--- flow/design.v ---
`default_nettype none
module busBridge3
  (i_CLK,
   i_rst,
   i_dataRx,
   i_strobeRx,
   o_dataTx,
   i_strobeTx,
   i_strobeSync,
   o_busAddr,
   o_busData,
   i_busData,
   o_busWe,
   o_busRe,
   i_busAck  
   );
   input wire   i_CLK;      
   input wire   i_rst;  
   input wire [7:0] i_dataRx;
   input wire 	    i_strobeRx;  
   output wire [7:0] o_dataTx;
   input wire 	     i_strobeTx;  
   input wire 	     i_strobeSync;
   output reg [31:0] o_busAddr;
   output reg [31:0] o_busData;
   input wire [31:0] i_busData;
   output reg 	     o_busWe;   
   output reg 	     o_busRe;
   input wire 	     i_busAck;
   localparam STROBE_TX_DELAY = 32'd2;  
   reg 		     pendingRead;
   reg [15:0] 	     readMargin;
   reg [15:0] 	     readMarginMin;
   reg [31:0] 	     shiftIn;
   wire [31:0] 	     nextShiftIn = {i_dataRx, shiftIn[31:8]};
   reg [31:0] 	     shiftOut;
   wire [31:0] 	     nextShiftOut = {8'd0, shiftOut[31:8]};
   assign o_dataTx = shiftOut[7:0];
   localparam STATE_IDLE = 8'd0;
   localparam STATE_ADDRINC = 8'd1;
   localparam STATE_WORDWIDTH = 8'd2;
   localparam STATE_NWORDS = 8'd3;
   localparam STATE_ADDRWRITE = 8'd4;
   localparam STATE_WRITE = 8'd5;
   localparam STATE_ADDRREAD = 8'd6;
   localparam STATE_READ = 8'd7;
   localparam STATE_MARGIN = 8'd8;
   reg [1:0] 	     nRemMinusOne;
   reg [7:0] 	     state;
   reg [31:0] 	     addr;
   reg [7:0] 	     config_addrInc;
   reg [1:0] 	     config_wordwidthMinusOne;
   reg [15:0] 	     config_nWordsMinusOne;
   reg [15:0] 	     countNWords;
   task doRead(input [31:0] newAddr, input[15:0] paramCountMinusOne);
      begin
	 o_busRe <= 1'b1;
	 o_busAddr <= newAddr;
	 pendingRead <= 1'b1;
	 addr <= newAddr + {24'd0, config_addrInc};
	 readMargin <= 16'd0;	 
	 if (paramCountMinusOne == 16'd0) begin
	    state <= STATE_IDLE;
	    nRemMinusOne <= 2'd0;		 
	    countNWords <= 16'dx;		 
	 end else begin
	    countNWords <= paramCountMinusOne - 16'd1;
	    state <= STATE_READ;
	    nRemMinusOne <= config_wordwidthMinusOne;		 
	 end
      end
   endtask   
   always @(posedge i_CLK) begin
      o_busWe <= 1'b0;
      o_busRe <= 1'b0;      
      o_busAddr <= 32'bx;      
      o_busData <= 32'bx;      
      readMargin <= (readMargin == 16'hFFFF) ? readMargin : readMargin + 16'd1;
      if (i_strobeTx) begin
	 shiftOut 	<= nextShiftOut;
	 if (pendingRead)
	   readMarginMin <= 16'd0;  
	 else
	   readMarginMin <= readMargin < readMarginMin ? readMargin : readMarginMin;  
      end
      if (i_busAck & pendingRead) begin
	 shiftOut <= i_busData;
	 pendingRead <= 1'b0;
	 readMargin <= 16'd0;
      end
      if (i_strobeRx) begin
	 shiftIn <= nextShiftIn;
	 nRemMinusOne <= nRemMinusOne - 2'd1;
	 if (nRemMinusOne == 2'd0) begin
	    case (state)
	      STATE_IDLE: begin
		 case (i_dataRx)
		   STATE_ADDRWRITE: begin
		      state <= i_dataRx; 
		      nRemMinusOne <= 2'd3;
		   end
		   STATE_WRITE: begin
		      state <= i_dataRx;
		      countNWords <= config_nWordsMinusOne;
		      nRemMinusOne <= config_wordwidthMinusOne;      
		   end
		   STATE_ADDRREAD: begin
		      state <= i_dataRx; 
		      nRemMinusOne <= 2'd3;
		   end
		   STATE_ADDRINC: begin
		      state <= i_dataRx; 
		      nRemMinusOne <= 2'd0;
		   end
		   STATE_WORDWIDTH: begin 
		      state <= i_dataRx; 
		      nRemMinusOne <= 2'd0;
		   end
		   STATE_NWORDS: begin 
		      state <= i_dataRx; 
		      nRemMinusOne <= 2'd1;
		   end
		   STATE_READ: begin
		      doRead(addr, config_nWordsMinusOne);
		   end
		   STATE_MARGIN: begin
		      state <= i_dataRx; 
		      nRemMinusOne <= 2'd0;
		      if (pendingRead) begin
			 shiftOut <= 16'd0;
			 pendingRead <= 1'b0;
		      end else begin
			 shiftOut <= (readMarginMin < STROBE_TX_DELAY) ? 32'd0 : readMarginMin - STROBE_TX_DELAY;
		      end
		      readMarginMin <= 16'hFFFF;
		   end
		   default: begin 
		      state <= STATE_IDLE;
		      nRemMinusOne <= 2'd0;
		   end
		 endcase
	      end
	      STATE_ADDRWRITE: begin 
		 addr <= nextShiftIn;
		 state <= STATE_WRITE;
		 countNWords <= config_nWordsMinusOne;
		 nRemMinusOne <= config_wordwidthMinusOne;      
	      end
	      STATE_ADDRREAD: begin
		 doRead(nextShiftIn, config_nWordsMinusOne);
	      end
	      STATE_ADDRINC: begin 
		 config_addrInc <= nextShiftIn[31:24];
		 state <= STATE_IDLE;
		 nRemMinusOne <= 2'd0;
	      end
	      STATE_WORDWIDTH: begin
		 config_wordwidthMinusOne <= nextShiftIn[31:24];
		 state <= STATE_IDLE;
		 nRemMinusOne <= 2'd0;
	      end
	      STATE_NWORDS: begin
		 config_nWordsMinusOne <= nextShiftIn[31:16];
		 state <= STATE_IDLE;
		 nRemMinusOne <= 2'd0;
	      end
	      STATE_WRITE: begin
		 o_busWe <= 1'b1;
		 o_busAddr <= addr;		 
		 case (config_wordwidthMinusOne)
		   2'd0: o_busData <= {24'd0, nextShiftIn[31:24]};		   
		   2'd1: o_busData <= {16'd0, nextShiftIn[31:16]};
		   2'd2: o_busData <= {8'd0, nextShiftIn[31:8]};
		   2'd3: o_busData <= nextShiftIn;
		 endcase
		 addr <= addr + {24'd0, config_addrInc};
		 if (countNWords == 16'd0) begin
		    state <= STATE_IDLE;
		    nRemMinusOne <= 2'd0;		 
		    countNWords <= 16'dx;		 
		 end else begin
		    countNWords <= countNWords - 16'd1;
		    nRemMinusOne <= config_wordwidthMinusOne;		 
		 end
	      end
	      STATE_READ: begin
		 doRead(addr, countNWords);
	      end
	      STATE_MARGIN: begin
		 state <= STATE_IDLE;
		 nRemMinusOne <= 2'd0;		 	      
	      end
	      default: begin
		 state <= STATE_IDLE;
		 nRemMinusOne <= 2'd0;		 	      
	      end
	    endcase
	 end  
      end  
      if (i_strobeSync) begin
	 state <= STATE_IDLE;
	 nRemMinusOne <= 2'd0;
	 pendingRead <= 1'b0;	 
      end
      if (i_rst) begin
	 o_busWe <= 1'b0;
	 o_busRe <= 1'b0;
	 o_busAddr <= 32'd0;
	 pendingRead <= 1'b0;
	 readMargin <= 16'hFFFF;
	 readMarginMin <= 16'hFFFF;
	 shiftIn <= 32'd0;
	 shiftOut <= 32'd0;
	 nRemMinusOne <= 2'd0;
	 state <= STATE_IDLE;
	 addr <= 32'd0;
	 config_addrInc <= 8'd1;
	 config_wordwidthMinusOne <= 2'd3;
	 config_nWordsMinusOne <= 16'd0;
	 countNWords <= 16'd0;
      end
   end   
endmodule
--- flow/constraint.sdc ---
create_clock -name core_clock -period 2.9 [get_ports {i_CLK}]
set_input_delay 0.5800 -clock core_clock [delete_from_list [all_inputs] [get_ports {i_CLK}]]
set_output_delay 0.5800 -clock core_clock [all_outputs]
set_load 0.01 [all_outputs]
--- flow/run.sh ---
#!/bin/bash
# the make line also repeats each setting of config.mk as NAME=value (left out here)
make -C /OpenROAD-flow-scripts/flow DESIGN_CONFIG=/design/flow/config.mk WORK_HOME=/design/flow/orfs CLKGATE_MAP_FILE= finish
--- flow/config.mk ---
export PLATFORM = sky130hd
export DESIGN_NAME = busBridge3
export DESIGN_NICKNAME = busBridge3
export VERILOG_FILES = /design/flow/design.v
export SDC_FILE = /design/flow/constraint.sdc
export NUM_CORES = 4
export LEC_CHECK = 0
export ABC_AREA = 0
export CAP_MARGIN = 20
export CELL_PAD_IN_SITES_DETAIL_PLACEMENT = 1
export CORE_ASPECT_RATIO = 0.61
export CORE_MARGIN = 10
export CORE_UTILIZATION = 45
export MAX_ROUTING_LAYER = met4
export PLACE_DENSITY = 0.7
export SETUP_SLACK_MARGIN = 0.24
export SLEW_MARGIN = 20
export TNS_END_PERCENT = 5
==> reports/qor.txt, run 1 <==
Setup_tns: -33.03 ns
AO/OA Area Share: 19.3%
CTS Sinks: 239
Die Ht: 153 um
GR Util All Layers: 34.0%
Reg power frac: 37.9%
Max FO, Critical Path: 5
P&R area growth vs syn: 34.4%
Worst Slack Setup Final: -2.03 ns
Sw Ratio: 36.7%
FF+latch count, synth: 239
Core area: 28300 um^2
Number of global-route vias before repair: 15100
Top cells by count, synth: dfxtp_1, nand2_1, nor2_1, a21oi_1, mux2i_1
Post-layout net count: 1875
Worst setup endpoint: addr[21]$_SDFFE_PP0P_
Critical Path Start: state[3]$_SDFFE_PP0P_
Worst slew pin tran: 2.14 ns
Vias per inst: 7.76
Worst Hold Class: in -> reg
Top cells by area: dfxtp_1, mux2i_1, nand2_1, a21oi_1, nor2_1
Max clock buf depth: 3
GR Overflow Total: 0
GPL Wtd Cong: 1.01
Initial antenna violation count: 5
Met2 Wirelength: 32400 um
Sequential cell area fraction in the yosys report: 36.8%
TritonCTS clock tree: built
Worst Path Buf+Inv: 3
Routed Antenna Nets: 0
Fin. Hold Viols: 0
Chip width: 238 um
DR WL met3: 14800 um
Syn_nets: 1663
Status: failed layout checks
Worst R2R Start: state[3]$_SDFFE_PP0P_
Seq. pwr: 0.00386 W
Post-Syn Instances: 1588
Endpoints failing setup: 58
Die ar.: 36300 um^2
Ys Warns: 1
Startpoint Class: flip-flop
CP most frequent cell: buf_6
Wl on met1: 28400 um
Cell chain of the critical path: or4_4, nor3_4, buf_6, clkbuf_16, nand2_8, nand2_4, ha_4, a211oi_4, o21ai_2, a21oi_4, buf_6, nor4_1, xor2_1, nand2_1, a21oi_1
Post-Route WL: 84600 um
# hold bufs at CTS: 0
CP required: 3.37 ns
DP HPWL: 40100 um
Largest net degree at the start of global routing: 52
Hold Crit Depth: 2
Per-cell routed wire length: 38.2 um
Clk latency late pin: 0.59 ns
CP delay by family, top: simple AND/OR/NAND/NOR gates
Logic gate share of total power: 27.6%
Reg2reg setup slack: -2.03 ns
Min cycle time layout: 4.93 ns
Share of the synthesized area in the top cell type: 36.8%
Internal: 0.00646 W
Worst path max stage delay: 1.69 ns
Worst R2R Path Depth: 15
Main logic family after synthesis: simple AND/OR/NAND/NOR gates
IO Port Bufs: 119
H-tree levels: 1
Top Layer Used: met4
Starting DRC count in detailed routing: 3911
Max Freq: 0.203 GHz
Count of tool warnings: 30
P_clk: 0.00353 W
Async SR Flop Fraction: 0%
Fa+ha+maj area frac: 2.85%
Max cap viols: 2
TritonCTS Buffers: 24
Mux frac, synth: 10.7%
Dominant register cell: dfxtp_1
Slew margin rel.: -44.0%
Via Count: 17200
CP Depth: 15
Yosys synthesis chip area: 13000 um^2
Ys cells: 1588
Clock network power share: 34.5%
Top power group: registers
Synth top cell by count: dfxtp_1
Critical-path top delay cell: nor4_1
XOR Share, Synth: 3.44%
Hold Path End: config_nWordsMinusOne[11]$_SDFFE_PP0P_
Post-synth EDFFs: 0
Ports: 120
Initial Utilization: 45.9%
First-pass GRT wire length: 94800 um
Synth cell types: 82
Avg Cell Area, Syn: 8.19 um^2
Post-synth top area cell: dfxtp_1
Peak supply drop: 468 uV
Fin. max-slew vios: 2
CTS Root Cell: clkbuf_16
Worst EP arrival: 5.40 ns
Kind of critical path: reg -> reg
# rows: 48
Final Skew: 0.0443 ns
Crit end category: flip-flop
Residual DRC: 0
RSZ-0062 raised after global routing: yes
Worst r2r dst: addr[21]$_SDFFE_PP0P_
Startpoint of the worst hold path: i_rst
Post-Syn Area: 13000 um^2
And+or+nand+nor area frac: 21.7%
Violated checks: capacitance limit, slew limit, setup timing
Pre-CTS setup slack: -0.645 ns
Net Switching: 0.00375 W
Reg clk slew, reported paths: 0.08 ns
Fin crit share: 170%
Pwr Density: 584 nW/um^2
Comb group: 0.00282 W
Initial DRT Pass Iterations: 13
Leak: 7.27 nW
-- stage by stage --
step                instance area, um^2  power [W]  std cells  hold slack, ns  util, %
floorplan                         13200    0.00524       1588           0.432        -
global placement                  15700    0.00585       2121           0.452     55.3
detailed placement                15700    0.00603       2121           0.462     55.3
CTS                               16700    0.00948       2171           0.410     59.1
global route                      17500     0.0103       2211           0.436     61.6
finish                            17500     0.0102       2214           0.451     61.6
-- layer usage --
metal	vias up	global-route usage [%]
met5	-	-
met4	0	13.1
met3	934	13.3
met2	2061	49.2
met1	7963	41.9
li1	6214	-
-- what timing repair did --
item,in CTS,in global routing
gates resized,40,107
setup buffers,6,20
pin swaps,22,46
cloned,0,2
setup endpoints to repair,37,82
-- final cells by class --
class	instances	area [um^2]
clock buffers	34	698
fillers	3169	10900
clock inverters	10	124
multi-input cells	1177	8250
diodes	21	52.6
inverters	38	146
well taps	375	469
flip-flops and latches	239	4790
repair buffers	320	2940
==> run 2, diff against run 1 <==
ABC_AREA = unset   (was 0)
CELL_PAD_IN_SITES_DETAIL_PLACEMENT = unset   (was 1)
CORE_ASPECT_RATIO = unset   (was 0.61)
CORE_MARGIN = 2   (was 10)
CORE_UTILIZATION = 25   (was 45)
MAX_ROUTING_LAYER = unset   (was met4)
PLACE_DENSITY = unset   (was 0.7)
SETUP_SLACK_MARGIN = unset   (was 0.24)
TNS_END_PERCENT = unset   (was 5)
clock period = 5.23 ns   (was 2.9 ns; I/O delays follow)
==> reports/qor.txt, run 2 <==
Initial Utilization: 25.3% (-21 points)
P&R area growth vs syn: 20.8%
Ports: 120 (unchanged)
Critical-path top delay cell: or4_1
DP HPWL: 29900 um (-25%)
Sequential cell area fraction in the yosys report: 36.8% (unchanged)
XOR Share, Synth: 3.44% (unchanged)
Per-cell routed wire length: 18.4 um (-52%)
Via Count: 12200 (-29%)
Leak: 6.20 nW (-15%)
Max FO, Critical Path: 12 (+7)
Cell chain of the critical path: or4_1, nor3_4, nand2_1, nand2_1, ha_1, o21ai_0, o21ai_0, a21oi_1, buf_4, nor4_1, buf_4, nor2b_1, mux2_2, a221oi_1
TritonCTS clock tree: built
Fin. max-slew vios: 0 (-2)
Die ar.: 53800 um^2 (+48%)
Worst r2r dst: addr[25]$_SDFFE_PP0P_
Top cells by count, synth: dfxtp_1, nand2_1, nor2_1, a21oi_1, mux2i_1
RSZ-0062 raised after global routing: no
Initial antenna violation count: 2 (-3)
P_clk: 0.00206 W (-42%)
Initial DRT Pass Iterations: 6 (-7)
FF+latch count, synth: 239 (unchanged)
Crit end category: flip-flop
Worst Hold Class: reg -> reg
Startpoint Class: flip-flop
Worst Path Buf+Inv: 2 (-1)
Core Util, Final: 30.6% (-31 points)
Post-synth top area cell: dfxtp_1
Post-synth EDFFs: 0 (unchanged)
Sw Ratio: 30.3% (-6.4 points)
Mux frac, synth: 10.7% (unchanged)
Post-Route WL: 43000 um (-49%)
Hold Path End: addr[2]$_SDFFE_PP0P_
CTS resizes: 0 (-100%)
Clk latency late pin: 0.59 ns (about the same)
Top power group: registers
GR Overflow Total: 0 (unchanged)
Core area: 51400 um^2 (+81%)
Max clock buf depth: 3 (unchanged)
Die Ht: 232 um (+52%)
Worst path max stage delay: 0.76 ns (-0.93 ns)
CP delay by family, top: simple AND/OR/NAND/NOR gates
Post-layout net count: 1709 (-8.9%)
Fin. Hold Viols: 0 (unchanged)
Synth top cell by count: dfxtp_1
Status: no timing/DRC/antenna violations
Final Skew: 0.0334 ns (-0.0109 ns)
AO/OA Area Share: 19.3% (unchanged)
Syn_nets: 1663 (unchanged)
Slew margin rel.: 30.1% (+74 points)
Worst EP arrival: 4.76 ns (-0.64 ns)
Post-Syn Instances: 1588 (unchanged)
Post-Syn Area: 13000 um^2 (unchanged)
And+or+nand+nor area frac: 21.7% (unchanged)
Min cycle time layout: 4.28 ns (-0.652 ns)
Logic gate share of total power: 20.9% (-6.7 points)
Worst R2R Start: state[3]$_SDFFE_PP0P_
Async SR Flop Fraction: 0% (unchanged)
# hold bufs at CTS: 0 (unchanged)
Pwr Density: 334 nW/um^2 (-43%)
Yosys synthesis chip area: 13000 um^2 (unchanged)
Worst R2R Path Depth: 14 (-1)
Share of the synthesized area in the top cell type: 36.8% (unchanged)
Net Switching: 0.00159 W (-58%)
CP required: 5.71 ns (+2.34 ns)
Reg power frac: 39.9% (+2.0 points)
Count of tool warnings: 27 (-10%)
Worst slew pin tran: 1.05 ns (-1.09 ns)
Internal: 0.00366 W (-43%)
Synth cell types: 82 (unchanged)
Seq. pwr: 0.00209 W (-46%)
Starting DRC count in detailed routing: 1016 (-74%)
Fin crit share: 81.9% (-88 points)
Largest net degree at the start of global routing: 96 (+85%)
CTS Sinks: 239 (unchanged)
Chip width: 232 um (-2.4%)
Dominant register cell: dfxtp_1
CTS Root Cell: clkbuf_16
IO Port Bufs: 119 (unchanged)
Ys Warns: 1 (unchanged)
First-pass GRT wire length: 67100 um (-29%)
Endpoints failing setup: 0 (-100%)
Avg Cell Area, Syn: 8.19 um^2 (unchanged)
CP Depth: 14 (-1)
N_diodes: 0 (-100%)
Residual DRC: 0 (unchanged)
Setup_tns: 0 ns (+33.03 ns)
Routed Antenna Nets: 0 (unchanged)
Max Freq: 0.234 GHz (+15%)
TritonCTS Buffers: 28 (+17%)
Critical Path Start: state[3]$_SDFFE_PP0P_
Number of global-route vias before repair: 11800 (-22%)
Reg clk slew, reported paths: 0.06 ns (-0.02 ns)
Top cells by area: dfxtp_1, mux2i_1, nand2_1, a21oi_1, nor2_1
Max cap viols: 0 (-2)
Clock network power share: 39.2% (+4.7 points)
Setup bufs post-CTS: 0 (-6)
Reg2reg setup slack: 0.95 ns (+2.98 ns)
Fa+ha+maj area frac: 2.85% (unchanged)
Worst setup endpoint: addr[25]$_SDFFE_PP0P_
GR Util All Layers: 15.6% (-18 points)
Comb group: 0.00110 W (-61%)
H-tree levels: 1 (unchanged)
Main logic family after synthesis: simple AND/OR/NAND/NOR gates
Peak supply drop: 214 uV (-54%)
Kind of critical path: reg -> reg
GPL Wtd Cong: 0.905 (-10%)
Hold Crit Depth: 2 (unchanged)
Vias per inst: 5.22 (-33%)
Ys cells: 1588 (unchanged)
Startpoint of the worst hold path: addr[2]$_SDFFE_PP0P_
# rows: 83 (+73%)
==> run 2: per-stage QoR <==
| step | setup slack [ns] | power, W | instances | instance area (um^2) | hold WS, ns |
|---|---|---|---|---|---|
| floorplan | 0.690 | 0.00291 | 1588 | 13000 | 0.432 |
| global placement | 0.975 | 0.00317 | 2284 | 14700 | 0.446 |
| detailed placement | 0.918 | 0.00322 | 2284 | 14700 | 0.458 |
| CTS | 0.973 | 0.00529 | 2334 | 15700 | 0.467 |
| global route | 0.659 | 0.00551 | 2334 | 15700 | 0.494 |
| finish | 0.948 | 0.00525 | 2334 | 15700 | 0.465 |
==> run 2: final cells by class <==
cell class / instances / area, um^2
Timing Repair Buffer: 150 / 1410
Fill cell: 5471 / 35700
Inverter: 38 / 143
Sequential cell: 239 / 4780
Clock buffer: 30 / 718
Tap cell: 680 / 851
Clock inverter: 20 / 255
Multi-Input combinational cell: 1177 / 7540
==> run 2: layer usage <==
layer	wire length [um]	vias to the layer above	global-route usage (%)
met5	11	-	0
met4	1370	2	5.11
met3	2800	87	2.62
met2	19400	421	25.3
met1	19400	5824	21.0
li1	-	5853	-
==> run 3, diff against run 2 <==
ABC_AREA = 1   (was unset)
CELL_PAD_IN_SITES_DETAIL_PLACEMENT = 1   (was unset)
CELL_PAD_IN_SITES_GLOBAL_PLACEMENT = 3   (was unset)
CORE_ASPECT_RATIO = 1.99   (was unset)
CORE_UTILIZATION = 40   (was 25)
CTS_CLUSTER_DIAMETER = 359   (was unset)
CTS_CLUSTER_SIZE = 99   (was unset)
HOLD_SLACK_MARGIN = -0.03   (was unset)
PLACE_DENSITY = 0.41   (was unset)
TNS_END_PERCENT = 20   (was unset)
clock period = 5.0 ns   (was 5.23 ns; I/O delays follow)
==> reports/qor.txt, run 3 <==
Status: aborted with a tool error
Failed at: global placement
Stop err: [ERROR GPL-0301] Utilization 101.221 % exceeds 100%.
Top cells by count, synth: nand2_1, dfxtp_1, a21oi_1, nor2_1, inv_1
Avg Cell Area, Syn: 7.02 um^2 (-14%)
Post-synth EDFFs: 0 (unchanged)
# rows: 92 (+11%)
Fa+ha+maj area frac: 2.87% (+0.019 points)
Share of the synthesized area in the top cell type: 37.1% (+0.24 points)
Synth top cell by count: nand2_1
Yosys synthesis chip area: 12900 um^2 (-0.65%)
FF+latch count, synth: 239 (unchanged)
Synth cell types: 59 (-28%)
Ys cells: 1840 (+16%)
Initial Utilization: 40.6% (+15 points)
Core area: 31800 um^2 (-38%)
Post-Syn Area: 12900 um^2 (-0.65%)
Post-Syn Instances: 1840 (+16%)
Mux frac, synth: 0.0775% (-11 points)
Async SR Flop Fraction: 0% (unchanged)
Top cells by area: dfxtp_1, nand2_1, a21oi_1, o21ai_0, nor2_1
And+or+nand+nor area frac: 26.7% (+5.0 points)
XOR Share, Synth: 2.44% (-0.99 points)
Die ar.: 33800 um^2 (-37%)
Chip width: 131 um (-43%)
Syn_nets: 1915 (+15%)
Main logic family after synthesis: simple AND/OR/NAND/NOR gates
AO/OA Area Share: 21.8% (+2.5 points)
Ports: 120 (unchanged)
Sequential cell area fraction in the yosys report: 37.1% (+0.24 points)
Post-synth top area cell: dfxtp_1
Die Ht: 257 um (+11%)
Ys Warns: 1 (unchanged)
Dominant register cell: dfxtp_1
==> run 4, diff against run 3 <==
ABC_AREA = unset   (was 1)
CELL_PAD_IN_SITES_DETAIL_PLACEMENT = unset   (was 1)
CELL_PAD_IN_SITES_GLOBAL_PLACEMENT = unset   (was 3)
CORE_ASPECT_RATIO = unset   (was 1.99)
CORE_UTILIZATION = 72   (was 40)
CTS_CLUSTER_DIAMETER = unset   (was 359)
CTS_CLUSTER_SIZE = unset   (was 99)
HOLD_SLACK_MARGIN = -0.08   (was -0.03)
PLACE_DENSITY = unset   (was 0.41)
TNS_END_PERCENT = unset   (was 20)
clock period = 3.33 ns   (was 5.0 ns; I/O delays follow)
==> reports/qor.txt, run 4 <==
Peak supply drop: 816 uV
Startpoint of the worst hold path: countNWords[11]$_SDFFE_PP0P_
Post-Route WL: 51200 um
Routed Antenna Nets: 0
Design Power: 0.00815 W
Main logic family after synthesis: simple AND/OR/NAND/NOR gates
TritonCTS Buffers: 25
Initial antenna violation count: 4
Dominant register cell: dfxtp_1
Ys cells: 1588 (-14%)
Worst path max stage delay: 0.54 ns
Synth cell types: 82 (+39%)
Synth top cell by count: dfxtp_1
And+or+nand+nor area frac: 21.7% (-5.0 points)
Chip width: 138 um (+5.3%)
Post-Syn Area: 13000 um^2 (+0.66%)
Worst R2R Path Depth: 15
Initial DRT Pass Iterations: 15
CTS Sinks: 239
Number of global-route vias before repair: 13200
Worst Slack Setup Final: -0.339 ns
Hold Path End: countNWords[11]$_SDFFE_PP0P_
Startpoint Class: flip-flop
Max FO, Critical Path: 5
Leak: 6.83 nW
Async SR Flop Fraction: 0% (unchanged)
Final design area excluding fillers: 16400 um^2
Residual DRC: 0
Pre-CTS setup slack: -0.143 ns
GR Overflow Total: 0
Worst Path Buf+Inv: 4
Fa+ha+maj area frac: 2.85% (-0.019 points)
Post-layout net count: 1795
Vias per inst: 7.40
Fin crit share: 110%
Reg power frac: 40.1%
Net Switching: 0.00250 W
TritonCTS clock tree: built
Count of tool warnings: 32
Initial Utilization: 72.9% (+32 points)
First-pass GRT wire length: 69800 um
Post-synth top area cell: dfxtp_1
Fin. Hold Viols: 0
IO Port Bufs: 119
Pwr Density: 498 nW/um^2
Worst slew pin tran: 0.922 ns
Kind of critical path: reg -> reg
Clk latency late pin: 0.56 ns
Share of the synthesized area in the top cell type: 36.8% (-0.24 points)
GPL Wtd Cong: 0.949
Mux frac, synth: 10.7% (+11 points)
CP delay by family, top: simple AND/OR/NAND/NOR gates
Fin. max-slew vios: 0
Yosys synthesis chip area: 13000 um^2 (+0.66%)
Post-Syn Instances: 1588 (-14%)
Worst setup endpoint: addr[9]$_SDFFE_PP0P_
Logic gate share of total power: 23.2%
Worst R2R Start: state[4]$_SDFFE_PP0P_
Hold Crit Depth: 2
Die ar.: 19100 um^2 (-43%)
P&R area growth vs syn: 25.8%
AO/OA Area Share: 19.3% (-2.5 points)
CTS Root Cell: clkbuf_16
H-tree levels: 1
# hold bufs at CTS: 0
Dpl cell area: 15000 um^2
Max clock buf depth: 3
Die Ht: 138 um (-46%)
Worst r2r dst: addr[9]$_SDFFE_PP0P_
Syn_nets: 1663 (-13%)
Setup_tns: -3.19 ns
# rows: 49 (-47%)
Worst Hold Class: reg -> reg
Area taken by multi-input logic gates: 8080 um^2
Violated checks: setup timing
Seq. pwr: 0.00327 W
CP required: 3.77 ns
Top cells by area: dfxtp_1, mux2i_1, nand2_1, a21oi_1, nor2_1
Max Freq: 0.273 GHz
Core area: 17800 um^2 (-44%)
Via Count: 14600
Clock network power share: 36.7%
Sequential cell area fraction in the yosys report: 36.8% (-0.24 points)
Status: failed layout checks
Min cycle time layout: 3.67 ns
Reg clk slew, reported paths: 0.07 ns
DP HPWL: 27600 um
Post-synth EDFFs: 0 (unchanged)
Avg Cell Area, Syn: 8.19 um^2 (+17%)
Critical Path Start: state[4]$_SDFFE_PP0P_
GR Util All Layers: 44.3%
Endpoints failing setup: 23
Ports: 120 (unchanged)
Reg2reg setup slack: -0.34 ns
Final Skew: 0.0408 ns
XOR Share, Synth: 3.44% (+0.99 points)
Internal: 0.00565 W
Register area: 4790 um^2
Top power group: registers
Crit end category: flip-flop
RSZ-0062 raised after global routing: yes
Sw Ratio: 30.6%
Cell chain of the critical path: or4_4, nor3_4, buf_12, buf_4, nand2_4, nand2_4, ha_4, a211oi_4, o21ai_4, a21oi_4, buf_6, nor2_4, buf_4, a41o_1, nor3_1
Starting DRC count in detailed routing: 2679
Comb group: 0.00189 W
Worst EP arrival: 4.11 ns
Critical-path top delay cell: or4_4
Per-cell routed wire length: 26.0 um
CP Depth: 15
Slew margin rel.: 38.4%
Largest net degree at the start of global routing: 73
Max cap viols: 0
Top cells by count, synth: dfxtp_1, nand2_1, nor2_1, a21oi_1, mux2i_1
P_clk: 0.00300 W
FF+latch count, synth: 239 (unchanged)
Ys Warns: 1 (unchanged)
Filler cell count: 709
## run 4: what timing repair did
action / in CTS / in global routing
gates resized: 14 / 51
pin swaps: 8 / 40
endpoints found under the setup margin: 19 / 23
buffers inserted: 6 / 19
cloned: 1 / 1
## run 4: stage by stage
step / std cells / hold WS, ns / util (%)
CTS: 1950 / 0.468 / 89.7
global route: 1967 / 0.524 / 91.7
floorplan: 1588 / 0.432 / -
finish: 1968 / 0.501 / 91.7
detailed placement: 1898 / 0.478 / 84.2
global placement: 1898 / 0.445 / 84.2
## run 4: cell type report
type                    instances  share of cell area [%]
diodes                          1                  0.0153
inverters                      38                   0.872
well taps                     229                    1.75
repair buffers                239                    13.4
clock buffers                  33                    4.38
multi-input cells            1177                    49.4
clock inverters                12                   0.910
flip-flops and latches        239                    29.3
## run 4: per-layer routing
| layer | vias up | track usage, % | part of all wire (%) | wire (um) |
|---|---|---|---|---|
| met3 | 555 | 8.24 | 14 | 6920 |
| met4 | 2 | 30.0 | 11 | 5510 |
| met5 | - | 0 | 0.072 | 37 |
| met1 | 6552 | 53.0 | 33 | 16900 |
| li1 | 6022 | - | - | - |
| met2 | 1426 | 72.7 | 43 | 21900 |
==> run 5, diff against run 4 <==
ABC_AREA = 1   (was unset)
CAP_MARGIN = 25   (was 20)
CELL_PAD_IN_SITES_DETAIL_PLACEMENT = 2   (was unset)
CORE_ASPECT_RATIO = 0.62   (was unset)
CORE_MARGIN = 10   (was 2)
CORE_UTILIZATION = 45   (was 72)
CTS_CLUSTER_SIZE = 81   (was unset)
GPL_TIMING_DRIVEN = 0   (was unset)
HOLD_SLACK_MARGIN = -0.07   (was -0.08)
MAX_ROUTING_LAYER = met5   (was unset)
PLACE_DENSITY_LB_ADDON = 0.22   (was unset)
SETUP_SLACK_MARGIN = 0.24   (was unset)
TNS_END_PERCENT = 55   (was unset)
clock period = 2.9 ns   (was 3.33 ns; I/O delays follow)
==> reports/qor.txt, run 5 <==
Synth top cell by count: nand2_1
Top cells by count, synth: nand2_1, dfxtp_1, a21oi_1, nor2_1, inv_1
Async SR Flop Fraction: 0% (unchanged)
Post-synth EDFFs: 0 (unchanged)
Die Ht: 153 um (+11%)
FF+latch count, synth: 239 (unchanged)
Ports: 120 (unchanged)
Synth cell types: 59 (-28%)
Top cells by area: dfxtp_1, nand2_1, a21oi_1, o21ai_0, nor2_1
Stop err: [ERROR DPL-0033] detailed placement checks failed during check placement.
Chip width: 235 um (+70%)
Initial Utilization: 46.0% (-27 points)
Ys Warns: 1 (unchanged)
Post-Syn Instances: 1840 (+16%)
GPL Wtd Cong: 1.04 (+9.4%)
Failed at: detailed placement
Syn_nets: 1915 (+15%)
Fa+ha+maj area frac: 2.87% (+0.019 points)
Yosys synthesis chip area: 12900 um^2 (-0.65%)
# rows: 48 (-2.0%)
Sequential cell area fraction in the yosys report: 37.1% (+0.24 points)
And+or+nand+nor area frac: 26.7% (+5.0 points)
Mux frac, synth: 0.0775% (-11 points)
XOR Share, Synth: 2.44% (-0.99 points)
AO/OA Area Share: 21.8% (+2.5 points)
Status: aborted with a tool error
IO Port Bufs: 117 (-1.7%)
Share of the synthesized area in the top cell type: 37.1% (+0.24 points)
Post-Syn Area: 12900 um^2 (-0.65%)
Avg Cell Area, Syn: 7.02 um^2 (-14%)
Die ar.: 36100 um^2 (+88%)
Main logic family after synthesis: simple AND/OR/NAND/NOR gates
Post-synth top area cell: dfxtp_1
Core area: 28000 um^2 (+57%)
Dominant register cell: dfxtp_1
Ys cells: 1840 (+16%)
run 5: metrics by stage:
| step | cells | hold slack (ns) | setup slack, ns | cell area (um^2) | TNS (ns) |
|---|---|---|---|---|---|
| 3_3_place_gp | 2332 | 0.433 | -0.763 | 14700 | -68.76 |
| 2_1_floorplan | 1840 | 0.422 | 0.200 | 13000 | 0 |
==> run 6, diff against run 5 <==
CAP_MARGIN = 0   (was 25)
CELL_PAD_IN_SITES_DETAIL_PLACEMENT = unset   (was 2)
CORE_ASPECT_RATIO = 0.61   (was 0.62)
CORE_MARGIN = 2   (was 10)
CORE_UTILIZATION = 71   (was 45)
CTS_CLUSTER_DIAMETER = 43   (was unset)
CTS_CLUSTER_SIZE = 75   (was 81)
GPL_TIMING_DRIVEN = unset   (was 0)
HOLD_SLACK_MARGIN = -0.1   (was -0.07)
MAX_ROUTING_LAYER = met4   (was met5)
PLACE_DENSITY_LB_ADDON = unset   (was 0.22)
SETUP_SLACK_MARGIN = 0.81   (was 0.24)
TNS_END_PERCENT = 5   (was 55)
clock period = 7.09 ns   (was 2.9 ns; I/O delays follow)
==> reports/qor.txt, run 6 <==
Status: no timing/DRC/antenna violations
Vias per inst: 6.63
Critical-path top delay cell: nor2_1
Crit end category: flip-flop
Post-synth EDFFs: 0 (unchanged)
Fin. Hold Viols: 0
Post-Syn Area: 12900 um^2 (unchanged)
Die Ht: 109 um (-29%)
Max Freq: 0.204 GHz
CP delay by family, top: simple AND/OR/NAND/NOR gates
Max clock buf depth: 3
Dominant register cell: dfxtp_1
Post-layout net count: 1974
Fin crit share: 69.2%
Area taken by multi-input logic gates: 6970 um^2
FF+latch count, synth: 239 (unchanged)
Register area: 4780 um^2
Leak: 6.15 nW
Async SR Flop Fraction: 0% (unchanged)
Clk latency late pin: 0.53 ns
Post-Route WL: 46100 um
Initial DRT Pass Iterations: 11
TritonCTS Buffers: 21
GR Util All Layers: 48.4%
Count of tool warnings: 29
P_clk: 0.00124 W
CP Depth: 13
Logic gate share of total power: 16.7%
CP required: 7.54 ns
GR Overflow Total: 0
# rows: 38 (-21%)
Chip width: 177 um (-25%)
Startpoint Class: flip-flop
Fa+ha+maj area frac: 2.87% (unchanged)
Min cycle time layout: 4.90 ns
Kind of critical path: reg -> reg
Ys Warns: 1 (unchanged)
Cell chain of the critical path: inv_1, nand2_1, nor2_4, nand3_2, nor2_1, inv_2, nand4_1, nand2_1, inv_1, nand2_1, inv_2, o21ai_0, a21oi_1
Setup bufs post-CTS: 0
CP most frequent cell: nand2_1
Seq. pwr: 0.00149 W
Avg Cell Area, Syn: 7.02 um^2 (unchanged)
XOR Share, Synth: 2.44% (unchanged)
Synth top cell by count: nand2_1
Number of global-route vias before repair: 12600
Residual DRC: 0
Top cells by count, synth: nand2_1, dfxtp_1, a21oi_1, nor2_1, inv_1
Worst path max stage delay: 0.93 ns
Startpoint of the worst hold path: state[7]$_SDFFE_PP0P_
Share of the synthesized area in the top cell type: 37.1% (unchanged)
Worst setup endpoint: addr[14]$_SDFFE_PP0P_
Top power group: registers
Max cap viols: 0
Placed cells: 2116
Worst EP arrival: 5.35 ns
Syn_nets: 1915 (unchanged)
Initial antenna violation count: 1
Setup_tns: 0 ns
Per-cell routed wire length: 21.4 um
Peak supply drop: 394 uV
Initial Utilization: 72.6% (+27 points)
Net Switching: 0.00108 W
Fin. max-slew vios: 0
P&R area growth vs syn: 14.5%
Sw Ratio: 32.9%
Endpoints failing setup: 0
H-tree levels: 1
Max FO, Critical Path: 26
Routed Antenna Nets: 0
Top cells by area: dfxtp_1, nand2_1, a21oi_1, o21ai_0, nor2_1
CTS Sinks: 239
Critical Path Start: state[5]$_SDFFE_PP0P_
Synth cell types: 59 (unchanged)
Ports: 120 (unchanged)
Mux frac, synth: 0.0775% (unchanged)
Starting DRC count in detailed routing: 2720
Pre-CTS setup slack: 2.22 ns
Hold Slack: 0.467 ns
RSZ-0062 raised after global routing: no
Die ar.: 19300 um^2 (-46%)
Post-Syn Instances: 1840 (unchanged)
AO/OA Area Share: 21.8% (unchanged)
DP HPWL: 31600 um
IO Port Bufs: 119 (+1.7%)
Ys cells: 1840 (unchanged)
Final Skew: 0.0168 ns
Sequential cell area fraction in the yosys report: 37.1% (unchanged)
Comb group: 0.000549 W
Worst Path Buf+Inv: 4
TritonCTS clock tree: built
Worst R2R Path Depth: 13
Worst R2R Start: state[5]$_SDFFE_PP0P_
Reg clk slew, reported paths: 0.09 ns
Post-synth top area cell: dfxtp_1
Hold Path End: state[7]$_SDFFE_PP0P_
Worst slew pin tran: 1.07 ns
CTS Root Cell: clkbuf_16
First-pass GRT wire length: 70000 um
Via Count: 14300
CTS resizes: 0
Fin cells: 2155
Pwr Density: 222 nW/um^2
# hold bufs at CTS: 0
Main logic family after synthesis: simple AND/OR/NAND/NOR gates
Largest net degree at the start of global routing: 86
Reg power frac: 45.4%
Slew margin rel.: 28.3%
Core area: 17800 um^2 (-37%)
Worst Hold Class: reg -> reg
And+or+nand+nor area frac: 26.7% (unchanged)
Worst r2r dst: addr[14]$_SDFFE_PP0P_
Reg2reg setup slack: 2.19 ns
Worst Slack Setup Final: 2.19 ns
Internal: 0.00221 W
Filler cell count: 1153
Hold Crit Depth: 2
Clock network power share: 37.9%
Yosys synthesis chip area: 12900 um^2 (unchanged)
GPL Wtd Cong: 1.01 (-2.6%)
run 6: layer usage:
layer / wire (um) / share of wire (%) / vias up / global-route usage (%)
met2: 17200 / 37 / 1323 / 62.2
li1: - / - / 6337 / -
met4: 1270 / 2.8 / 0 / 10.2
met1: 18600 / 40 / 6472 / 68.8
met3: 9020 / 20 / 152 / 21.6
met5: 0 / 0 / - / -
run 6: stage by stage:
step	total power (W)	utilization, %	cell area (um^2)
after floorplan	0.00186	-	12900
after global placement	0.00201	79.0	14000
after detailed placement	0.00204	79.0	14000
after CTS	0.00324	83.1	14800
after global routing	0.00339	83.2	14800
final	0.00329	83.2	14800
run 6: layout make-up:
cell class / count / share of cell area [%]
Antenna cell: 1 / 0.0169
Timing Repair Buffer: 132 / 8.68
Inverter: 187 / 4.75
Clock buffer: 22 / 3.58
Clock inverter: 16 / 1.44
Sequential cell: 239 / 32.4
Tap cell: 240 / 2.03
Multi-Input combinational cell: 1318 / 47.2
==> run 7, diff against run 6 <==
ABC_AREA = unset   (was 1)
CAP_MARGIN = 20   (was 0)
CORE_ASPECT_RATIO = unset   (was 0.61)
CORE_UTILIZATION = 59   (was 71)
CTS_CLUSTER_DIAMETER = unset   (was 43)
CTS_CLUSTER_SIZE = unset   (was 75)
HOLD_SLACK_MARGIN = unset   (was -0.1)
MAX_ROUTING_LAYER = unset   (was met4)
SETUP_SLACK_MARGIN = 0.94   (was 0.81)
TNS_END_PERCENT = unset   (was 5)
clock period = 3.4 ns   (was 7.09 ns; I/O delays follow)
==> reports/qor.txt, run 7 <==
Status: failed layout checks
Violated checks: setup timing
Initial antenna violation count: 0 (-1)
Placed cells: 1955 (-7.6%)
Seq. pwr: 0.00319 W (+110%)
Logic gate share of total power: 23.1% (+6.4 points)
AO/OA Area Share: 19.3% (-2.5 points)
Sw Ratio: 29.1% (-3.8 points)
Initial Utilization: 59.7% (-13 points)
Count of tool warnings: 32 (+10%)
Internal: 0.00574 W (+160%)
GR Util All Layers: 34.5% (-14 points)
Critical-path top delay cell: or4_4
Ys cells: 1588 (-14%)
Share of the synthesized area in the top cell type: 36.8% (-0.24 points)
Number of global-route vias before repair: 12400 (-1.9%)
Filler cell count: 1590 (+38%)
Final design area excluding fillers: 16700 um^2 (+13%)
Slew margin rel.: 26.3% (-2.0 points)
First-pass GRT wire length: 65900 um (-5.8%)
Hold Crit Depth: 2 (unchanged)
Max clock buf depth: 3 (unchanged)
Post-synth top area cell: dfxtp_1
RSZ-0062 raised after global routing: yes
Dpl cell area: 15100 um^2 (+7.9%)
GPL Wtd Cong: 0.980 (-3.1%)
Post-Syn Area: 13000 um^2 (+0.66%)
Syn_nets: 1663 (-13%)
P&R area growth vs syn: 28.6%
Design Power: 0.00810 W (+150%)
Hold Path End: addr[2]$_SDFFE_PP0P_
Worst R2R Path Depth: 15 (+2)
Clk latency late pin: 0.55 ns (+0.02 ns)
# hold bufs at CTS: 0 (unchanged)
# rows: 54 (+42%)
DP HPWL: 28100 um (-11%)
Core Util, Final: 76.8% (-6.3 points)
And+or+nand+nor area frac: 21.7% (-5.0 points)
Net Switching: 0.00236 W (+120%)
Cell chain of the critical path: or4_4, nor3_4, buf_12, nand2_1, nand2_1, ha_1, o21ai_0, nor2_2, o41a_1, buf_4, nand4_1, buf_4, nand2_1, a311oi_2, nor2_1
XOR Share, Synth: 3.44% (+0.99 points)
Max Freq: 0.292 GHz (+43%)
CP most frequent cell: nand2_1
Met2 track demand over resource: 56.6% (-5.5 points)
Worst R2R Start: state[6]$_SDFFE_PP0P_
Worst Hold Class: reg -> reg
TritonCTS clock tree: built
CTS Root Cell: clkbuf_16
Ys Warns: 1 (unchanged)
Synth cell types: 82 (+39%)
Worst setup endpoint: addr[22]$_SDFFE_PP0P_
Pwr Density: 484 nW/um^2 (+120%)
Ports: 120 (unchanged)
Yosys synthesis chip area: 13000 um^2 (+0.66%)
H-tree levels: 1 (unchanged)
Starting DRC count in detailed routing: 1105 (-59%)
Peak supply drop: 397 uV (+0.80%)
Leak: 6.98 nW (+13%)
Min cycle time layout: 3.42 ns (-1.48 ns)
CP delay by family, top: simple AND/OR/NAND/NOR gates
TritonCTS Buffers: 27 (+29%)
Comb group: 0.00187 W (+240%)
Fin. Hold Viols: 0 (unchanged)
Endpoints failing setup: 3 (+3)
Fa+ha+maj area frac: 2.85% (-0.019 points)
Fin. max-slew vios: 0 (unchanged)
Initial DRT Pass Iterations: 8 (-3)
Post-synth EDFFs: 0 (unchanged)
CP required: 3.82 ns (-3.72 ns)
Worst EP arrival: 3.83 ns (-1.52 ns)
Fin cells: 2036 (-5.5%)
Max FO, Critical Path: 6 (-77%)
Global-route met1 utilization: 45.2% (-24 points)
Fin crit share: 101% (+31 points)
Routed Antenna Nets: 0 (unchanged)
GR Overflow Total: 0 (unchanged)
CTS Sinks: 239 (unchanged)
Reg power frac: 39.5% (-5.9 points)
Kind of critical path: reg -> reg
Synth top cell by count: dfxtp_1
Crit end category: flip-flop
Die ar.: 23200 um^2 (+20%)
Clock network power share: 37.5% (-0.4 points)
Reg clk slew, reported paths: 0.06 ns (-0.03 ns)
FF+latch count, synth: 239 (unchanged)
P_clk: 0.00304 W (+150%)
Main logic family after synthesis: simple AND/OR/NAND/NOR gates
Dominant register cell: dfxtp_1
Chip width: 152 um (-14%)
Top cells by count, synth: dfxtp_1, nand2_1, nor2_1, a21oi_1, mux2i_1
Pre-CTS setup slack: -0.0328 ns (-2.25 ns)
Worst Path Buf+Inv: 3 (-1)
N_diodes: 0 (-1)
Worst path max stage delay: 0.55 ns (-0.38 ns)
Avg Cell Area, Syn: 8.19 um^2 (+17%)
Worst r2r dst: addr[22]$_SDFFE_PP0P_
Final Skew: 0.0311 ns (+0.0142 ns)
GRT met3 Usage: 4.75% (-17 points)
IO Port Bufs: 119 (unchanged)
Max cap viols: 0 (unchanged)
Per-cell routed wire length: 20.6 um (-3.8%)
Gr busiest metal: met2
Post-layout net count: 1810 (-8.3%)
Post-Route WL: 41900 um (-9.1%)
Die Ht: 152 um (+39%)
Reg2reg setup slack: -0.02 ns (-2.21 ns)
Sequential cell area fraction in the yosys report: 36.8% (-0.24 points)
Startpoint Class: flip-flop
Via Count: 13000 (-9.2%)
Top cells by area: dfxtp_1, mux2i_1, nand2_1, a21oi_1, nor2_1
Top power group: registers
Largest net degree at the start of global routing: 63 (-27%)
Mux frac, synth: 10.7% (+11 points)
Worst slew pin tran: 1.10 ns (+0.0299 ns)
Worst Slack Setup Final: -0.0191 ns (-2.21 ns)
Critical Path Start: state[6]$_SDFFE_PP0P_
Post-Syn Instances: 1588 (-14%)
Startpoint of the worst hold path: addr[2]$_SDFFE_PP0P_
Vias per inst: 6.37 (-3.9%)
CP Depth: 15 (+2)
Residual DRC: 0 (unchanged)
Core area: 21800 um^2 (+22%)
Async SR Flop Fraction: 0% (unchanged)
-- run 7: metal layers --
metal | part of all wire, % | wire length [um] | vias to the layer above
li1 | - | - | 6059
met1 | 42 | 17600 | 6176
met2 | 46 | 19500 | 591
met3 | 6.8 | 2870 | 138
met4 | 4.7 | 1990 | 0
met5 | 0 | 0 | -
-- run 7: final cells by class --
class | instances | area [um^2] | area share [%]
multi-input cells | 1178 | 8220 | 49.2
repair buffers | 251 | 2280 | 13.6
well taps | 280 | 350 | 2.10
clock inverters | 11 | 146 | 0.876
flip-flops and latches | 239 | 4790 | 28.6
inverters | 38 | 143 | 0.853
clock buffers | 39 | 791 | 4.73
-- run 7: repair_timing --
item | in CTS | in global routing
cloned | 1 | 2
resized | 39 | 45
endpoints found under the setup margin | 81 | 129
pin swaps | 35 | 15
buffers inserted | 19 | 9
-- run 7: stage by stage --
step                      hold WS (ns)  TNS (ns)
after floorplan                  0.432     -4.03
after global placement           0.451         0
after detailed placement         0.457   -0.0367
after CTS                        0.484         0
after global routing             0.503     -1.57
final                            0.483   -0.0540
==> run 8, diff against run 7 <==
CORE_UTILIZATION = 71   (was 59)
PLACE_DENSITY_LB_ADDON = 0.01   (was unset)
SETUP_SLACK_MARGIN = 0.23   (was 0.94)
clock period = 2.25 ns   (was 3.4 ns; I/O delays follow)
==> reports/qor.txt, run 8 <==
Main logic family after synthesis: simple AND/OR/NAND/NOR gates
Ys cells: 1588 (unchanged)
Die ar.: 19400 um^2 (-16%)
Yosys synthesis chip area: 13000 um^2 (unchanged)
Avg Cell Area, Syn: 8.19 um^2 (unchanged)
GPL Wtd Cong: 1.05 (+7.1%)
FF+latch count, synth: 239 (unchanged)
Post-Syn Area: 13000 um^2 (unchanged)
Pre-CTS setup slack: -1.45 ns (-1.42 ns)
Synth top cell by count: dfxtp_1
Top cells by count, synth: dfxtp_1, nand2_1, nor2_1, a21oi_1, mux2i_1
Post-synth top area cell: dfxtp_1
Chip width: 139 um (-8.6%)
Fa+ha+maj area frac: 2.85% (unchanged)
AO/OA Area Share: 19.3% (unchanged)
XOR Share, Synth: 3.44% (unchanged)
And+or+nand+nor area frac: 21.7% (unchanged)
IO Port Bufs: 119 (unchanged)
Top cells by area: dfxtp_1, mux2i_1, nand2_1, a21oi_1, nor2_1
Initial Utilization: 72.4% (+13 points)
Ports: 120 (unchanged)
Async SR Flop Fraction: 0% (unchanged)
Dominant register cell: dfxtp_1
Stop err: [ERROR DPL-0038] Utilization greater than 100%, impossible to legalize
Sequential cell area fraction in the yosys report: 36.8% (unchanged)
Placed cells: 2074 (+6.1%)
Die Ht: 139 um (-8.6%)
Post-synth EDFFs: 0 (unchanged)
Post-Syn Instances: 1588 (unchanged)
Share of the synthesized area in the top cell type: 36.8% (unchanged)
Failed at: clock tree synthesis
Status: aborted with a tool error
Core area: 18000 um^2 (-17%)
Ys Warns: 1 (unchanged)
# rows: 49 (-9.3%)
Mux frac, synth: 10.7% (unchanged)
DP HPWL: 36500 um (+30%)
Syn_nets: 1663 (unchanged)
Synth cell types: 82 (unchanged)
run 8: per-stage QoR:
| stage | cell area, um^2 | power, W | hold slack (ns) |
|---|---|---|---|
| after floorplan | 13500 | 0.00681 | 0.437 |
| after detailed placement | 16600 | 0.00798 | 0.482 |
| after global placement | 16600 | 0.00771 | 0.455 |
==> run 9, diff against run 8 <==
ABC_AREA = 0   (was unset)
CAP_MARGIN = 15   (was 20)
CELL_PAD_IN_SITES_GLOBAL_PLACEMENT = 1   (was unset)
CORE_UTILIZATION = 25   (was 71)
CTS_CLUSTER_DIAMETER = 266   (was unset)
GPL_TIMING_DRIVEN = 0   (was unset)
HOLD_SLACK_MARGIN = 0.21   (was unset)
MAX_ROUTING_LAYER = met4   (was unset)
MIN_ROUTING_LAYER = met2   (was unset)
PLACE_DENSITY_LB_ADDON = 0.1   (was 0.01)
SETUP_SLACK_MARGIN = 0.11   (was 0.23)
TNS_END_PERCENT = 20   (was unset)
clock period = 5.0 ns   (was 2.25 ns; I/O delays follow)
==> reports/qor.txt, run 9 <==
Status: no timing/DRC/antenna violations
Min cycle time layout: 4.75 ns
Pre-CTS setup slack: -2.16 ns (-0.708 ns)
Reg clk slew, reported paths: 0.06 ns
Largest net degree at the start of global routing: 11
P_clk: 0.00254 W
First-pass GRT wire length: 85500 um
GR Overflow Total: 0
Hold Crit Depth: 2
Synth cell types: 82 (unchanged)
Worst R2R Path Depth: 18
Net Switching: 0.00185 W
Die Ht: 232 um (+67%)
Yosys synthesis chip area: 13000 um^2 (unchanged)
Initial Utilization: 25.3% (-47 points)
CTS Root Cell: clkbuf_16
# hold bufs at CTS: 0
Via Count: 17800
Starting DRC count in detailed routing: 3124
Residual DRC: 0
CP delay by family, top: AND-OR/OR-AND gates
Reg2reg setup slack: 0.25 ns
Worst Hold Class: reg -> reg
Worst R2R Start: state[0]$_SDFFE_PP0P_
Post-Syn Area: 13000 um^2 (unchanged)
P&R area growth vs syn: 26.0%
Fin. max-slew vios: 0
Kind of critical path: reg -> reg
TritonCTS Buffers: 34
Ys Warns: 1 (unchanged)
GPL Wtd Cong: 0.933 (-11%)
Clock network power share: 42.7%
AO/OA Area Share: 19.3% (unchanged)
FF+latch count, synth: 239 (unchanged)
Internal: 0.00410 W
GR Util All Layers: 34.0%
Core area: 51400 um^2 (+190%)
CTS Sinks: 239
Main logic family after synthesis: simple AND/OR/NAND/NOR gates
Worst setup endpoint: addr[10]$_SDFFE_PP0P_
Startpoint of the worst hold path: addr[2]$_SDFFE_PP0P_
Comb group: 0.00124 W
Sequential cell area fraction in the yosys report: 36.8% (unchanged)
Initial DRT Pass Iterations: 10
Fin. Hold Viols: 0
Worst Slack Setup Final: 0.248 ns
Final Skew: 0.0500 ns
Syn_nets: 1663 (unchanged)
Clk latency late pin: 0.57 ns
Post-Route WL: 58500 um
Top cells by area: dfxtp_1, mux2i_1, nand2_1, a21oi_1, nor2_1
Setup_tns: 0 ns
Async SR Flop Fraction: 0% (unchanged)
Core Util, Final: 31.9%
Max FO, Critical Path: 10
Fa+ha+maj area frac: 2.85% (unchanged)
CP required: 5.40 ns
Routed Antenna Nets: 0
Crit end category: flip-flop
Post-synth top area cell: dfxtp_1
Hold Path End: addr[2]$_SDFFE_PP0P_
Dominant register cell: dfxtp_1
RSZ-0062 raised after global routing: yes
Die ar.: 53800 um^2 (+180%)
Vias per inst: 7.26
XOR Share, Synth: 3.44% (unchanged)
Peak supply drop: 190 uV
Leak: 6.48 nW
Filler cell count: 5524
Chip width: 232 um (+67%)
Count of tool warnings: 29
TritonCTS clock tree: built
Slew margin rel.: 27.5%
Top power group: clock
Top cells by count, synth: dfxtp_1, nand2_1, nor2_1, a21oi_1, mux2i_1
Logic gate share of total power: 20.9%
Worst slew pin tran: 1.09 ns
Ys cells: 1588 (unchanged)
Post-Syn Instances: 1588 (unchanged)
Post-layout net count: 1823
# rows: 83 (+69%)
Max cap viols: 0
Endpoints failing setup: 0
Design Power: 0.00595 W
Number of global-route vias before repair: 19300
Fin crit share: 95.0%
Post-synth EDFFs: 0 (unchanged)
Worst EP arrival: 5.15 ns
Synth top cell by count: dfxtp_1
Share of the synthesized area in the top cell type: 36.8% (unchanged)
H-tree levels: 2
Worst path max stage delay: 0.54 ns
Ports: 120 (unchanged)
Worst Path Buf+Inv: 5
Sw Ratio: 31.1%
Max Freq: 0.210 GHz
IO Port Bufs: 112 (-5.9%)
Initial antenna violation count: 0
Cell chain of the critical path: clkbuf_2, nor4b_4, nand2_4, buf_4, clkbuf_8, buf_4, clkbuf_4, nand2_1, nand2_1, ha_1, fa_2, a211oi_2, nor2_4, o41ai_4, a21o_1, mux2_2, a211oi_1, nor4_1
Seq. pwr: 0.00217 W
Critical-path top delay cell: o41ai_4
And+or+nand+nor area frac: 21.7% (unchanged)
Reg power frac: 36.5%
Max clock buf depth: 3
Per-cell routed wire length: 23.9 um
Worst r2r dst: addr[10]$_SDFFE_PP0P_
Avg Cell Area, Syn: 8.19 um^2 (unchanged)
Startpoint Class: flip-flop
CP Depth: 18
Pwr Density: 364 nW/um^2
Mux frac, synth: 10.7% (unchanged)
Critical Path Start: state[0]$_SDFFE_PP0P_
DP HPWL: 40800 um (+12%)
run 9: timing repair:
item,4_1_cts,5_1_grt
setup buffers,3,8
setup endpoints to repair,31,21
pin swaps,4,6
resized,27,20
run 9: cell type report:
type                       count  area, um^2  area share, %
clock inverter                 9         145          0.886
tap                          680         851           5.20
sequential                   239        4790           29.2
inverter                      38         143          0.871
multi-input combinational   1177        7640           46.7
timing repair buffer         124        1210           7.40
antenna                        2        5.00         0.0306
buffer                       134         598           3.65
clock buffer                  47         991           6.05
run 9: metal layers:
metal | global-route usage [%] | routed length, um | vias up
met5 | - | 0 | -
met3 | 42.7 | 23900 | 491
met1 | - | 0 | 6035
met4 | 7.83 | 5200 | 0
met2 | 39.6 | 29400 | 5232
li1 | - | - | 6033
run 9: stage by stage:
step	hold slack, ns	cell area (um^2)	instances
2_1_floorplan	0.432	13000	1588
3_3_place_gp	0.448	15000	2380
3_5_place_dp	0.462	15000	2381
4_1_cts	0.471	16200	2440
5_1_grt	0.505	16400	2448
6_report	0.465	16400	2450
==> run 10, diff against run 9 <==
ABC_AREA = unset   (was 0)
CAP_MARGIN = 20   (was 15)
CELL_PAD_IN_SITES_DETAIL_PLACEMENT = 0   (was unset)
CELL_PAD_IN_SITES_GLOBAL_PLACEMENT = 0   (was 1)
CORE_MARGIN = 6   (was 2)
CORE_UTILIZATION = 29   (was 25)
CTS_CLUSTER_DIAMETER = unset   (was 266)
GPL_TIMING_DRIVEN = unset   (was 0)
HOLD_SLACK_MARGIN = unset   (was 0.21)
MAX_ROUTING_LAYER = unset   (was met4)
MIN_ROUTING_LAYER = unset   (was met2)
PLACE_DENSITY_LB_ADDON = unset   (was 0.1)
SETUP_SLACK_MARGIN = 0.42   (was 0.11)
TNS_END_PERCENT = 45   (was 20)
clock period = 4.01 ns   (was 5.0 ns; I/O delays follow)
==> reports/qor.txt, run 10 <==
N_diodes: 0 (-2)
Main logic family after synthesis: simple AND/OR/NAND/NOR gates
Post-layout net count: 1741 (-4.5%)
Hold Crit Depth: 2 (unchanged)
Starting DRC count in detailed routing: 934 (-70%)
Cell chain of the critical path: or4_4, nor3_4, buf_12, buf_4, nand2_1, nand2_1, ha_1, a21o_1, o41ai_2, a21o_1, mux2_2, a211oi_1, nor4_1
Share of the synthesized area in the top cell type: 36.8% (unchanged)
Sw Ratio: 29.3% (-1.8 points)
And+or+nand+nor area frac: 21.7% (unchanged)
Status: no timing/DRC/antenna violations
GR Overflow Total: 0 (unchanged)
Placed cells: 2219 (-6.8%)
Syn_nets: 1663 (unchanged)
GPL Wtd Cong: 0.920 (-1.4%)
TritonCTS Buffers: 30 (-12%)
Core area: 44200 um^2 (-14%)
Worst R2R Path Depth: 13 (-5)
Number of global-route vias before repair: 12200 (-37%)
Worst Hold Class: reg -> reg
Via Count: 12400 (-30%)
Ys Warns: 1 (unchanged)
CTS Sinks: 239 (unchanged)
GR Util All Layers: 16.6% (-17 points)
DP HPWL: 30100 um (-26%)
AO/OA Area Share: 19.3% (unchanged)
Post-Syn Area: 13000 um^2 (unchanged)
Fin crit share: 88.5% (-6.5 points)
Fin cells: 2280 (-6.9%)
TritonCTS clock tree: built
RSZ-0062 raised after global routing: yes
Top cells by area: dfxtp_1, mux2i_1, nand2_1, a21oi_1, nor2_1
Residual DRC: 0 (unchanged)
Synth top cell by count: dfxtp_1
Kind of critical path: reg -> reg
Reg clk slew, reported paths: 0.06 ns (about the same)
Initial Utilization: 29.4% (+4.1 points)
CTS Root Cell: clkbuf_16
Routed Antenna Nets: 0 (unchanged)
H-tree levels: 1 (-1)
Top power group: clock
Reg power frac: 38.9% (+2.4 points)
Dominant register cell: dfxtp_1
CP required: 4.41 ns (-0.99 ns)
Async SR Flop Fraction: 0% (unchanged)
Chip width: 224 um (-3.6%)
Net Switching: 0.00204 W (+10%)
Max cap viols: 0 (unchanged)
Die Ht: 224 um (-3.6%)
Worst r2r dst: addr[10]$_SDFFE_PP0P_
Worst Path Buf+Inv: 2 (-3)
Sequential cell area fraction in the yosys report: 36.8% (unchanged)
Synth cell types: 82 (unchanged)
Hold Path End: addr[2]$_SDFFE_PP0P_
Yosys synthesis chip area: 13000 um^2 (unchanged)
Final Skew: 0.0224 ns (-0.0276 ns)
Worst R2R Start: state[4]$_SDFFE_PP0P_
Setup_tns: 0 ns (unchanged)
XOR Share, Synth: 3.44% (unchanged)
Worst EP arrival: 3.95 ns (-1.20 ns)
P&R area growth vs syn: 23.7%
Seq. pwr: 0.00271 W (+25%)
P_clk: 0.00282 W (+11%)
Hold Slack: 0.452 ns (-0.0133 ns)
Startpoint Class: flip-flop
Leak: 6.46 nW (-0.33%)
Fin. max-slew vios: 0 (unchanged)
Vias per inst: 5.45 (-25%)
Clock network power share: 40.4% (-2.3 points)
First-pass GRT wire length: 68900 um (-19%)
Reg2reg setup slack: 0.46 ns (+0.21 ns)
Mux frac, synth: 10.7% (unchanged)
Worst setup endpoint: addr[10]$_SDFFE_PP0P_
Post-synth EDFFs: 0 (unchanged)
CP Depth: 13 (-5)
Logic gate share of total power: 20.7% (-0.2 points)
IO Port Bufs: 119 (+6.3%)
Max Freq: 0.282 GHz (+34%)
Initial DRT Pass Iterations: 5 (-5)
Crit end category: flip-flop
Min cycle time layout: 3.55 ns (-1.20 ns)
Max clock buf depth: 3 (unchanged)
Max FO, Critical Path: 7 (-3)
Post-synth top area cell: dfxtp_1
Endpoints failing setup: 0 (unchanged)
Pwr Density: 434 nW/um^2 (+19%)
Initial antenna violation count: 0 (unchanged)
FF+latch count, synth: 239 (unchanged)
Top cells by count, synth: dfxtp_1, nand2_1, nor2_1, a21oi_1, mux2i_1
Ys cells: 1588 (unchanged)
Ports: 120 (unchanged)
Critical Path Start: state[4]$_SDFFE_PP0P_
# rows: 77 (-7.2%)
Design Power: 0.00697 W (+17%)
Post-Syn Instances: 1588 (unchanged)
Internal: 0.00493 W (+20%)
Peak supply drop: 330 uV (+74%)
Fin. Hold Viols: 0 (unchanged)
Worst slew pin tran: 0.965 ns (-0.123 ns)
Critical-path top delay cell: o41ai_2
Per-cell routed wire length: 19.1 um (-20%)
Fa+ha+maj area frac: 2.85% (unchanged)
Count of tool warnings: 30 (+3.4%)
Comb group: 0.00144 W (+16%)
Post-Route WL: 43500 um (-26%)
Startpoint of the worst hold path: addr[2]$_SDFFE_PP0P_
Die ar.: 50000 um^2 (-7.0%)
Slew margin rel.: 35.7% (+8.2 points)
Largest net degree at the start of global routing: 66 (+55)
Avg Cell Area, Syn: 8.19 um^2 (unchanged)
CP delay by family, top: AND-OR/OR-AND gates
Clk latency late pin: 0.57 ns (about the same)
Worst path max stage delay: 0.59 ns (+0.05 ns)
==> run 10: routing by layer <==
layer  vias to the layer above  share of wire (%)  track usage, %
met3                       101                6.1            2.80
li1                       5917                  -               -
met1                      5959                 44            21.8
met4                         0                3.6            5.99
met2                       456                 47            27.6
met5                         -                  0               0
==> run 10: final cells by class <==
| cell class | count | area [um^2] |
|---|---|---|
| inverter | 38 | 143 |
| tap | 592 | 741 |
| fill | 4514 | 28100 |
| multi-input combinational | 1177 | 7710 |
| sequential | 239 | 4790 |
| timing repair buffer | 180 | 1660 |
| clock inverter | 16 | 180 |
| clock buffer | 38 | 862 |
==> run 10: repair_timing <==
item,4_1_cts,5_1_grt
resized,2,6
setup buffers,3,4
pin swaps,2,10
hold buffers,0,0
endpoints found under the setup margin,14,20
==> run 10: per-stage QoR <==
step	setup WS, ns	util [%]	area, um^2
finish	0.460	36.4	16100
global route	0.355	36.4	16100
CTS	0.360	36.3	16000
detailed placement	0.185	33.8	15000
global placement	0.249	33.8	15000
floorplan	0.179	-	13200
==> run 11, diff against run 10 <==
ABC_AREA = 0   (was unset)
CELL_PAD_IN_SITES_DETAIL_PLACEMENT = unset   (was 0)
CELL_PAD_IN_SITES_GLOBAL_PLACEMENT = unset   (was 0)
CORE_ASPECT_RATIO = 0.9   (was unset)
CORE_MARGIN = 2   (was 6)
CORE_UTILIZATION = 72   (was 29)
CTS_CLUSTER_DIAMETER = 30   (was unset)
CTS_CLUSTER_SIZE = 27   (was unset)
MAX_ROUTING_LAYER = met4   (was unset)
PLACE_DENSITY = 0.7   (was unset)
SETUP_SLACK_MARGIN = unset   (was 0.42)
TNS_END_PERCENT = 80   (was 45)
clock period = 3.29 ns   (was 4.01 ns; I/O delays follow)
==> reports/qor.txt, run 11 <==
IO Port Bufs: 119 (unchanged)
CTS Sinks: 239 (unchanged)
XOR Share, Synth: 3.44% (unchanged)
GR Util All Layers: 79.6%
Avg Cell Area, Syn: 8.19 um^2 (unchanged)
Top cells by count, synth: dfxtp_1, nand2_1, nor2_1, a21oi_1, mux2i_1
Chip width: 146 um (-35%)
Core area: 17700 um^2 (-60%)
Synth top cell by count: dfxtp_1
AO/OA Area Share: 19.3% (unchanged)
Post-synth top area cell: dfxtp_1
GPL Wtd Cong: 1.05 (+14%)
Status: aborted with a tool error
# hold bufs at CTS: 0 (unchanged)
H-tree levels: 2 (+1)
Ys Warns: 1 (unchanged)
Synth cell types: 82 (unchanged)
Initial Utilization: 73.6% (+44 points)
Placed cells: 1941 (-13%)
FF+latch count, synth: 239 (unchanged)
Pre-CTS setup slack: -0.152 ns (-0.337 ns)
Ys cells: 1588 (unchanged)
Stop err: [ERROR GRT-0116] Global routing finished with congestion. Check the congestion regions in the DRC Viewer.
And+or+nand+nor area frac: 21.7% (unchanged)
# rows: 46 (-40%)
Dominant register cell: dfxtp_1
Yosys synthesis chip area: 13000 um^2 (unchanged)
Post-synth EDFFs: 0 (unchanged)
GR Overflow Total: 54
Top cells by area: dfxtp_1, mux2i_1, nand2_1, a21oi_1, nor2_1
TritonCTS Buffers: 45 (+50%)
Max clock buf depth: 3 (unchanged)
Failed at: global routing
Die Ht: 131 um (-41%)
DP HPWL: 29600 um (-1.6%)
Ports: 120 (unchanged)
Post-Syn Instances: 1588 (unchanged)
Mux frac, synth: 10.7% (unchanged)
Die ar.: 19100 um^2 (-62%)
Sequential cell area fraction in the yosys report: 36.8% (unchanged)
Async SR Flop Fraction: 0% (unchanged)
Fa+ha+maj area frac: 2.85% (unchanged)
CTS Root Cell: clkbuf_16
Main logic family after synthesis: simple AND/OR/NAND/NOR gates
Post-Syn Area: 13000 um^2 (unchanged)
Syn_nets: 1663 (unchanged)
Share of the synthesized area in the top cell type: 36.8% (unchanged)
-- run 11: routing by layer --
layer	GRT overflow	GRT usage (%)
met4	27	80.8
met2	25	94.8
met3	1	60.0
met5	-	-
met1	1	78.8
-- run 11: metrics by stage --
step                total power [W]  TNS [ns]  cell area, um^2  utilization (%)  hold WS (ns)
floorplan                   0.00462     -6.24            13400                -         0.432
global placement            0.00509    -0.139            15300             86.4         0.445
detailed placement          0.00522    -0.697            15300             86.4         0.463
CTS                          0.0102     -1.18            17300             97.7         0.494
-- run 11: what timing repair did --
item                                   in CTS
endpoints found under the hold margin       0
setup endpoints to repair                  25
pin swaps                                  23
gates resized                              62
buffers inserted                           14
No activity file was given, so power comes from the tool's default toggle rates.
